==> 04-22 <==
// pow_5_pipe
module pow_5_pipe
(
    input             clock,
    input      [17:0] n,
    output reg [17:0] n_pow_5
);
export LEC_CHECK = 0
export ABC_AREA = 0
export CAP_MARGIN = 40
export CORE_ASPECT_RATIO = 0.91
export CORE_MARGIN = 2
export CORE_UTILIZATION = 72
export CTS_CLUSTER_DIAMETER = 382
export CTS_CLUSTER_SIZE = 22
export PLACE_DENSITY_LB_ADDON = 0.04
export SETUP_SLACK_MARGIN = -0.45
export SLEW_MARGIN = 20
create_clock -name core_clock -period 4.54 [get_ports {clock}]
run.sh (not shown) runs the stock make flow with config.mk's settings and CLKGATE_MAP_FILE=.
==> 10-10 (differences from 04-22) <==
Settings changed: ABC_AREA 0 to default, CAP_MARGIN 40 to 20, CORE_ASPECT_RATIO 0.91 to default, CTS_CLUSTER_DIAMETER 382 to default, CTS_CLUSTER_SIZE 22 to 15, PLACE_DENSITY_LB_ADDON 0.04 to 0.26, SETUP_SLACK_MARGIN -0.45 to default.
==> flow/constraint.sdc (replaced) <==
create_clock -name core_clock -period 5.93 [get_ports {clock}]
set_input_delay 1.1860 -clock core_clock [delete_from_list [all_inputs] [get_ports {clock}]]
set_output_delay 1.1860 -clock core_clock [all_outputs]
set_load 0.01 [all_outputs]
==> 08-16 (differences from 04-22) <==
Settings changed: CORE_ASPECT_RATIO 0.91 to default, CORE_UTILIZATION 72 to 38, CTS_CLUSTER_DIAMETER 382 to default, CTS_CLUSTER_SIZE 22 to default, PLACE_DENSITY from default to 0.68, PLACE_DENSITY_LB_ADDON 0.04 to default, SETUP_SLACK_MARGIN -0.45 to 0.19.
==> flow/constraint.sdc (replaced) <==
create_clock -name core_clock -period 4.34 [get_ports {clock}]
set_input_delay 0.8680 -clock core_clock [delete_from_list [all_inputs] [get_ports {clock}]]
set_output_delay 0.8680 -clock core_clock [all_outputs]
set_load 0.01 [all_outputs]
==> comparison table <==
Die extent in x: 10-10 175.4 um; 04-22 183.7 um; 08-16 239.9 um
Register cell area after layout: 10-10 2442 um2; 04-22 2577 um2; 08-16 2566 um2
R2r endpoint: 10-10 n_pow_4[17]$_DFF_P_; 04-22 n_pow_4[17]$_DFF_P_; 08-16 n_pow_5[16]$_DFF_P_
Run status: 10-10 complete, no violations; 04-22 failed layout checks; 08-16 failed layout checks
Violated checks: 10-10 -; 04-22 setup timing; 08-16 setup timing
Post-CTS Repair Setup Buffers: 10-10 0; 04-22 15; 08-16 49
Tally of OpenROAD warnings: 10-10 28; 04-22 31; 08-16 31
Largest fanout on the critical path: 10-10 6; 04-22 8; 08-16 4
Non-filler instance count after layout: 10-10 2818; 04-22 3015; 08-16 3433
Top metal layer carrying routed signals: 10-10 met4; 04-22 met5; 08-16 met4
Met2 global-route usage: 10-10 0.6549; 04-22 0.6415; 08-16 0.3487
Met3 demand-to-capacity share in global routing: 10-10 0.05584; 04-22 0.09113; 08-16 0.02732
Fill cell total of the finished layout: 10-10 1814; 04-22 1274; 08-16 4952
Launching instance or port of the critical path: 10-10 n[6]; 04-22 n_2[5]$_DFF_P_; 08-16 n[3]
Delay of the slowest cell on the worst path: 10-10 590 ps; 04-22 580 ps; 08-16 550 ps
Resized cells post-CTS: 10-10 4; 04-22 156; 08-16 253


==> 07-04 <==
==> flow/design.v <==
module pow_5_pipe
(
    input             clock,
    input      [17:0] n,
    output reg [17:0] n_pow_5
);
    reg [17:0] n_1, n_2, n_3;
    reg [17:0] n_pow_2, n_pow_3, n_pow_4;
    always @(posedge clock)
    begin
        n_1 <= n;
        n_2 <= n_1;
        n_3 <= n_2;
        n_pow_2 <= n * n;
        n_pow_3 <= n_pow_2 * n_1;
        n_pow_4 <= n_pow_3 * n_2;
        n_pow_5 <= n_pow_4 * n_3;
    end
endmodule
==> flow/run.sh <==
#!/bin/bash
# the make line also repeats each setting of config.mk as NAME=value (left out here)
make -C /OpenROAD-flow-scripts/flow DESIGN_CONFIG=/design/flow/config.mk WORK_HOME=/design/flow/orfs CLKGATE_MAP_FILE= finish
==> flow/config.mk <==
export PLATFORM = sky130hd
export DESIGN_NAME = pow_5_pipe
export DESIGN_NICKNAME = pow_5_pipe
export VERILOG_FILES = /design/flow/design.v
export SDC_FILE = /design/flow/constraint.sdc
export NUM_CORES = 4
export LEC_CHECK = 0
export ABC_AREA = 0
export CAP_MARGIN = 40
export CORE_MARGIN = 2
export CORE_UTILIZATION = 72
export CTS_CLUSTER_DIAMETER = 132
export PLACE_DENSITY = 0.37
export SETUP_SLACK_MARGIN = 0.19
export SLEW_MARGIN = 20
==> flow/constraint.sdc <==
create_clock -name core_clock -period 5.04 [get_ports {clock}]
set_input_delay 1.0080 -clock core_clock [delete_from_list [all_inputs] [get_ports {clock}]]
set_output_delay 1.0080 -clock core_clock [all_outputs]
set_load 0.01 [all_outputs]
==> inputs of 09-28, as changes to 07-04 <==
--- a/flow/config.mk
+++ b/flow/config.mk
@@ -6,10 +6,10 @@
 export NUM_CORES = 4
 export LEC_CHECK = 0
-export ABC_AREA = 0
+export ABC_AREA = 1
 export CAP_MARGIN = 40
 export CORE_MARGIN = 2
 export CORE_UTILIZATION = 72
-export CTS_CLUSTER_DIAMETER = 132
-export PLACE_DENSITY = 0.37
+export CTS_CLUSTER_DIAMETER = 197
+export PLACE_DENSITY = 0.78
 export SETUP_SLACK_MARGIN = 0.19
 export SLEW_MARGIN = 20
==> flow/constraint.sdc (replaced) <==
create_clock -name core_clock -period 4.77 [get_ports {clock}]
set_input_delay 0.9540 -clock core_clock [delete_from_list [all_inputs] [get_ports {clock}]]
set_output_delay 0.9540 -clock core_clock [all_outputs]
set_load 0.01 [all_outputs]
==> inputs of 03-14, as changes to 07-04 <==
==> flow/config.mk (replaced) <==
export PLATFORM = sky130hd
export DESIGN_NAME = pow_5_pipe
export DESIGN_NICKNAME = pow_5_pipe
export VERILOG_FILES = /design/flow/design.v
export SDC_FILE = /design/flow/constraint.sdc
export NUM_CORES = 4
export LEC_CHECK = 0
export CAP_MARGIN = 20
export CORE_MARGIN = 2
export CORE_UTILIZATION = 72
export CTS_CLUSTER_DIAMETER = 85
export PLACE_DENSITY_LB_ADDON = 0.26
export SLEW_MARGIN = 20
==> flow/constraint.sdc (replaced) <==
create_clock -name core_clock -period 4.8 [get_ports {clock}]
set_input_delay 0.9600 -clock core_clock [delete_from_list [all_inputs] [get_ports {clock}]]
set_output_delay 0.9600 -clock core_clock [all_outputs]
set_load 0.01 [all_outputs]
==> comparison table <==
quantity	09-28	03-14	07-04
Fraction of the mapped netlist area in adder cells	0.484	0.519	0.519
Yosys simple share	0.162	0.146	0.146
Count of distinct cell types in the synthesized netlist	38	41	41
Crit share post-route	1.19	1.11	1.06
Met1 routing resource usage after global routing	0.469	0.425	0.392
Cts repair resizes	393	256	283
Number of cells on the worst reg-to-reg path	20	18	18
Result of the run	failed layout checks	failed layout checks	failed layout checks
Layout check failures	setup timing	setup timing	setup timing
CLK BUF	17	20	18
Max-Slew Margin vs Limit	0.635	0.565	-
Fraction of standard cell area that is sequential	0.0898	0.0989	0.102
Met3 Usage GRT	0.0668	0.0742	0.0675
Number of instances in the placed design	3,582	2,916	2,868
Sink of the worst hold path	n_2[17]	n_3[17]	n_3[17]


==> build 92 <==
Starts from the design.v that is shown in full above.
clock: 5.56 ns
lec_check: 0
cap_margin: 20
cell_pad_in_sites_global_placement: 3
core_aspect_ratio: 1.93
core_margin: 8
core_utilization: 40
cts_cluster_diameter: 143
cts_cluster_size: 77
gpl_routability_driven: 0
gpl_timing_driven: 0
place_density_lb_addon: 0.09
setup_slack_margin: 0.51
slew_margin: 25
==> build 29 (differences from build 92) <==
==> flow/config.mk (replaced) <==
export PLATFORM = sky130hd
export DESIGN_NAME = pow_5_pipe
export DESIGN_NICKNAME = pow_5_pipe
export VERILOG_FILES = /design/flow/design.v
export SDC_FILE = /design/flow/constraint.sdc
export NUM_CORES = 4
export LEC_CHECK = 0
export CAP_MARGIN = 20
export CORE_MARGIN = 2
export CORE_UTILIZATION = 40
export CTS_CLUSTER_DIAMETER = 393
export CTS_CLUSTER_SIZE = 100
export SLEW_MARGIN = 20
export TNS_END_PERCENT = 25
==> flow/constraint.sdc (replaced) <==
create_clock -name core_clock -period 6.4 [get_ports {clock}]
set_input_delay 1.2800 -clock core_clock [delete_from_list [all_inputs] [get_ports {clock}]]
set_output_delay 1.2800 -clock core_clock [all_outputs]
set_load 0.01 [all_outputs]
==> node_exporter_impl.prom <==
# HELP chip_impl_metric Flow report values
# TYPE chip_impl_metric gauge
chip_impl_metric{name="grt_pass1_vias",unit=""} 16400
chip_impl_metric{name="placement.setup.worst_slack",unit="ns"} -0.203
chip_impl_metric{name="timing.reg2reg.worst_path_depth",unit=""} 17
chip_impl_metric{name="detail_route.first_pass.iterations",unit=""} 5
chip_impl_info{name="r2r-start",value="n_2[3]"} 1
chip_impl_info{name="outcome",value="complete, no violations"} 1
chip_impl_metric{name="clock_cell_share_of_area",unit="%"} 2.70
chip_impl_metric{name="dp.cells",unit=""} 3023
chip_impl_metric{name="reg2reg_setup_slack",unit="ns"} 0.93
chip_impl_info{name="critical_path.reg2reg.endpoint",value="n_pow_4[13]"} 1
(the above is from build 29)
==> node_exporter_impl.prom <==
# HELP chip_impl_metric Flow report values
# TYPE chip_impl_metric gauge
chip_impl_info{name="outcome",value="complete, no violations"} 1
chip_impl_metric{name="ys_sh_simple",unit="%"} 14.6
chip_impl_metric{name="timing.reg2reg.worst_path_depth",unit=""} 19
chip_impl_metric{name="dp.cells",unit=""} 3014
chip_impl_metric{name="reg2reg_setup_slack",unit="ns"} 0.36
chip_impl_metric{name="grt_pass1_vias",unit=""} 17600
chip_impl_metric{name="detail_route.first_pass.iterations",unit=""} 4
chip_impl_info{name="r2r-start",value="n_3[3]"} 1
chip_impl_info{name="critical_path.reg2reg.endpoint",value="n_pow_5[17]"} 1
(the above is from build 92)
